Design SUBWAY, start of the top module:
module SUBWAY(
    clk,
    rst_n,
    in_valid,
    init,
    in0,
    in1,
    in2,
    in3,
    out_valid,
    out
);
make LEC_CHECK=0 ABC_AREA=1 CAP_MARGIN=20 CORE_ASPECT_RATIO=0.93 CORE_MARGIN=5 CORE_UTILIZATION=40 GPL_ROUTABILITY_DRIVEN=1 GPL_TIMING_DRIVEN=1 MAX_ROUTING_LAYER=met4 SLEW_MARGIN=20 TNS_END_PERCENT=60 finish   # period 2.6 ns
run.sh (not shown) runs the stock make flow with config.mk's settings and CLKGATE_MAP_FILE=.
The baseline passed the timing, design-rule and antenna checks.
Next try:
- ABC_AREA: 1 -> default
- CORE_ASPECT_RATIO: 0.93 -> default
- CORE_MARGIN: 5 -> 2
- CORE_UTILIZATION: 40 -> 61
- GPL_ROUTABILITY_DRIVEN: 1 -> default
- GPL_TIMING_DRIVEN: 1 -> default
- MAX_ROUTING_LAYER: met4 -> default
- TNS_END_PERCENT: 60 -> default
- clock period: 2.6 -> 2.15 ns (I/O delays scaled with it)
After rerunning:
- Now the flow finished but fails on negative setup slack
- utilization goes up by 26 points
- non-clock buffer count increases by 9
- total power goes up by 27%
- design area fell by 1.0%
- sequential share of layout area rose by 0.65 points
- setup slack got worse by 0.41 ns
Next try:
- CORE_UTILIZATION: 61 -> 72
- CTS_CLUSTER_SIZE: default -> 14
- clock period: 2.15 -> 1.98 ns (I/O delays scaled with it)
The new run produced a layout that fails on negative setup slack.
Non-clock buffer count climbs by 6.
Routed wire length climbs by a little under a tenth.
Hold slack degrades by 0.059 ns.
Clock power climbs by a few percent.
Design area drops slightly.
Power climbs by a little under a tenth.

---

Starting RTL as in the previous note.
make LEC_CHECK=0 ABC_AREA=1 CAP_MARGIN=20 CORE_MARGIN=2 CORE_UTILIZATION=72 CTS_CLUSTER_DIAMETER=371 CTS_CLUSTER_SIZE=96 HOLD_SLACK_MARGIN=-0.09 PLACE_DENSITY=0.39 SLEW_MARGIN=20 TNS_END_PERCENT=5 finish   # period 1.03 ns
The first run completed, yet does not pass: negative setup slack.
Edit:
- ABC_AREA: 1 -> default
- CORE_UTILIZATION: 72 -> 58
- CTS_CLUSTER_DIAMETER: 371 -> default
- CTS_CLUSTER_SIZE: 96 -> default
- HOLD_SLACK_MARGIN: -0.09 -> default
- PLACE_DENSITY: 0.39 -> default
- clock period: 1.03 -> 1.96 ns (I/O delays scaled with it)
After rerunning: The new run completed and failed the layout checks on negative setup slack. Sequential power shrinks by 48%. Register-to-register slack gains 1000 ps. Total power shrinks by 53%. Wire length shrinks by 52%. Clock-buffer cell count grows by 2. Global-route usage shrinks by 15 points. Worst setup slack gains 1000 ps. Utilization shrinks by 25 points. Critical path depth shrinks by 4. Synthesized area shrinks by 2.9%.
Edit:
- ABC_AREA: default -> 1
- CORE_UTILIZATION: 58 -> 62
- TNS_END_PERCENT: 5 -> default
- clock period: 1.96 -> 1.76 ns (I/O delays scaled with it)
Effect:
- The new run produced a layout that fails on negative setup slack
- non-clock buffer count climbs by 7
- cell count increases by 35%
- utilization climbs by 5.3 points
- fmax is higher by 10%
- cell area rises by 3.3%
- worst setup slack stays flat
Edit:
- ABC_AREA: 1 -> default
- CORE_UTILIZATION: 62 -> 72
- CTS_CLUSTER_SIZE: default -> 30
- clock period: 1.76 -> 1.98 ns (I/O delays scaled with it)
=> The new run finished but fails on negative setup slack; count of clock-buffer cells in the layout shrinks by 2; via count went down by 19%; final cell count fell by 27%; synthesized cell count decreases by 33%; global-route usage came out higher by 4.4 points; setup slack gets better by 26 ps.
Edit:
- HOLD_SLACK_MARGIN: default -> 0.27
- PLACE_DENSITY_LB_ADDON: default -> 0.12
- SETUP_SLACK_MARGIN: default -> 0.59
With this change the flow failed in 5_1_grt.
Synthesized cell count does not change.
Area after synthesis does not change.
Die area does not change.
Edit:
- ABC_AREA: default -> 1
- CTS_CLUSTER_DIAMETER: default -> 160
- CTS_CLUSTER_SIZE: 30 -> default
- HOLD_SLACK_MARGIN: 0.27 -> default
- PLACE_DENSITY_LB_ADDON: 0.12 -> default
- SETUP_SLACK_MARGIN: 0.59 -> default
- clock period: 1.98 -> 1.37 ns (I/O delays scaled with it)
What happened: The changed run reached the layout checks and failed them: negative setup slack. Synthesized cell count came out higher by well over a third. Area after synthesis grows by a few percent. Die size climbs by a few percent.

---

zinc:
Starting RTL as in the previous note.
Settings: LEC_CHECK=0, ABC_AREA=1, CAP_MARGIN=35, CORE_ASPECT_RATIO=0.91, CORE_MARGIN=2, CORE_UTILIZATION=21, CTS_CLUSTER_DIAMETER=51, CTS_CLUSTER_SIZE=30, MAX_ROUTING_LAYER=met5, MIN_ROUTING_LAYER=met2, SETUP_SLACK_MARGIN=-0.03, SLEW_MARGIN=20, TNS_END_PERCENT=50; clock period 1.78 ns.
What the final checks of zinc revealed, after a flow that finished every stage, was a layout that fails on negative setup slack.
Changes in fjord relative to zinc:
- CORE_UTILIZATION now 71, was 21
- PLACE_DENSITY_LB_ADDON now 0.1, previously not set
- MIN_ROUTING_LAYER no longer set, was met2
- CTS_CLUSTER_SIZE now 40, was 30
- ABC_AREA now 0, was 1
Findings:
Completing all stages was not enough for fjord: its layout failed the final checks because of negative setup slack.
In fjord relative to zinc, synthesized area per cell had gone up by more than a quarter.
zinc vs fjord, slowest library cell on the worst path: sky130_fd_sc_hd__dfrtp_2 vs sky130_fd_sc_hd__mux4_2
Critical-path maximum fanout in fjord is 4 above zinc.
fjord ends up with higher sequential cell area share than zinc does.
Summary of fjord over zinc: final worst-path setup slack lower; weighted congestion reported at the end of routability-driven placement went down 3.0%; via count -2359; global routing met3 resource utilization down 9.7 points; final area dropped 590 um^2.
fjord against zinc: cell area after synthesis fell by 210 um^2, fraction of power spent switching nets went down by 2.0 points.
## Diff of input files: pepper against fjord
- a change of SETUP_SLACK_MARGIN from -0.03 to 0.53
- a change of CTS_CLUSTER_SIZE from 40 to 32
- a change of CORE_UTILIZATION from 71 to 72
- an added HOLD_SLACK_MARGIN of -0.01
==> comparison <==
- Setup fix buffers added after clock tree synthesis, pepper and fjord: higher on pepper
- NOTE area of the die fjord->pepper decreased slightly
- pepper -> fjord: number of cells produced by synthesis flat
- Worst slack at placement: lower on fjord
- In the tables for pepper and fjord, chip width reads lower with pepper.
- NOTE core area fjord->pepper decreased slightly
- | post-detailed-placement half-perimeter wirelength | higher: pepper |
- Run status, pepper: aborted in global routing (5_1_grt), error DPL-0038
### pepper -> indigo
- CORE_UTILIZATION changed from 72 to 70
- ABC_AREA changed from 0 to 1
- SETUP_SLACK_MARGIN changed from 0.53 to -0.03
==> results <==
Delta (indigo minus pepper): H-tree depth reported by CTS shows no meaningful change; post-synth tally of flip-flops with integrated enable shows no meaningful change; effective utilization at floorplan shows a reduction of 2.2 points.
indigo vs pepper: weighted congestion at the end of routability-driven global placement up
Die size (indigo / pepper): 1.06
From the logs: indigo reached the end of the flow and failed the layout checks with negative setup slack.
Compared indigo vs pepper, and area of the core region is up in indigo.
Diff pepper and indigo: post-synth area from yosys stat lower in pepper
In the reports for pepper and indigo, the larger post-synthesis instance area belongs to indigo.
pepper → indigo: average cell area after synthesis fell by 31%, mux cell area share after synthesis lower.

---

SUBWAY again, from the RTL that the note above started with.
Settings: LEC_CHECK=0, ABC_AREA=1, CAP_MARGIN=20, CORE_MARGIN=2, CORE_UTILIZATION=72, CTS_CLUSTER_DIAMETER=371, CTS_CLUSTER_SIZE=96, HOLD_SLACK_MARGIN=-0.09, PLACE_DENSITY=0.42, SLEW_MARGIN=20, TNS_END_PERCENT=5; clock period 1.05 ns.
The first run reached the layout checks and failed them: negative setup slack.
Rerun with:
ABC_AREA = not set   (was 1)
CTS_CLUSTER_DIAMETER = not set   (was 371)
CTS_CLUSTER_SIZE = 25   (was 96)
HOLD_SLACK_MARGIN = not set   (was -0.09)
PLACE_DENSITY = not set   (was 0.42)
TNS_END_PERCENT = not set   (was 5)
clock period = 2.27 ns   (was 1.05 ns; I/O delays follow)
Result: The new run reached the layout checks and failed them: negative setup slack; routed wire length went down by 47%; final area went down by about 11%; clock skew drops by 3.2 ps; count of clock-buffer cells in the layout is lower by 4; core utilization is lower by 9.5 points; setup slack gains 1200 ps; sequential share of layout area grows by 6.6 points; final cell count is lower by 29%; worst hold slack is better by 7.4 ps.
Rerun with:
CORE_UTILIZATION = 40   (was 72)
CTS_CLUSTER_SIZE = not set   (was 25)
clock period = 2.5 ns   (was 2.27 ns; I/O delays follow)
After rerunning: Now the flow completed without violations. Clock-buffer cell count came out lower by 1. Area after synthesis does not change. Sequential share of layout area is higher by 1.1 points. Design area shrinks by about 2%. Utilization came out lower by 39 points. Critical path depth goes down by 3. Via count shrinks by about 8%. Final cell count is higher by about 10%.
Rerun with:
ABC_AREA = 1   (was not set)
CAP_MARGIN = 30   (was 20)
CELL_PAD_IN_SITES_DETAIL_PLACEMENT = 2   (was not set)
CORE_ASPECT_RATIO = 1.51   (was not set)
CTS_CLUSTER_DIAMETER = 53   (was not set)
GPL_ROUTABILITY_DRIVEN = 1   (was not set)
GPL_TIMING_DRIVEN = 1   (was not set)
HOLD_SLACK_MARGIN = 0.26   (was not set)
MAX_ROUTING_LAYER = met5   (was not set)
PLACE_DENSITY_LB_ADDON = 0.18   (was not set)
SETUP_SLACK_MARGIN = 0.47   (was not set)
TNS_END_PERCENT = 65   (was not set)
Critical path depth went up by 5.
Wire length went up by about 70%.
Worst setup slack gets better by 110 ps.
Design area went up by 3.4%.
Clock-buffer cell count went down by 1.
Cell count went up by about 30%.
Clock skew is about the same.
Sequential cell count stays the same.
Utilization stays flat.
Sequential share of layout area went down by 1.9 points.
Rerun with:
ABC_AREA = not set   (was 1)
CAP_MARGIN = 20   (was 30)
CELL_PAD_IN_SITES_DETAIL_PLACEMENT = not set   (was 2)
CORE_ASPECT_RATIO = 0.68   (was 1.51)
CTS_CLUSTER_DIAMETER = not set   (was 53)
GPL_ROUTABILITY_DRIVEN = 0   (was 1)
GPL_TIMING_DRIVEN = 0   (was 1)
MAX_ROUTING_LAYER = not set   (was met5)
PLACE_DENSITY = 0.73   (was not set)
PLACE_DENSITY_LB_ADDON = not set   (was 0.18)
SETUP_SLACK_MARGIN = not set   (was 0.47)
Area after synthesis came out lower by about 3%. Maximum frequency came out lower by 6.9%. Wire length came out lower by about 34%. Cell count came out lower by 22%. Via count came out lower by about 23%.
Power and IR drop assume default switching activity.
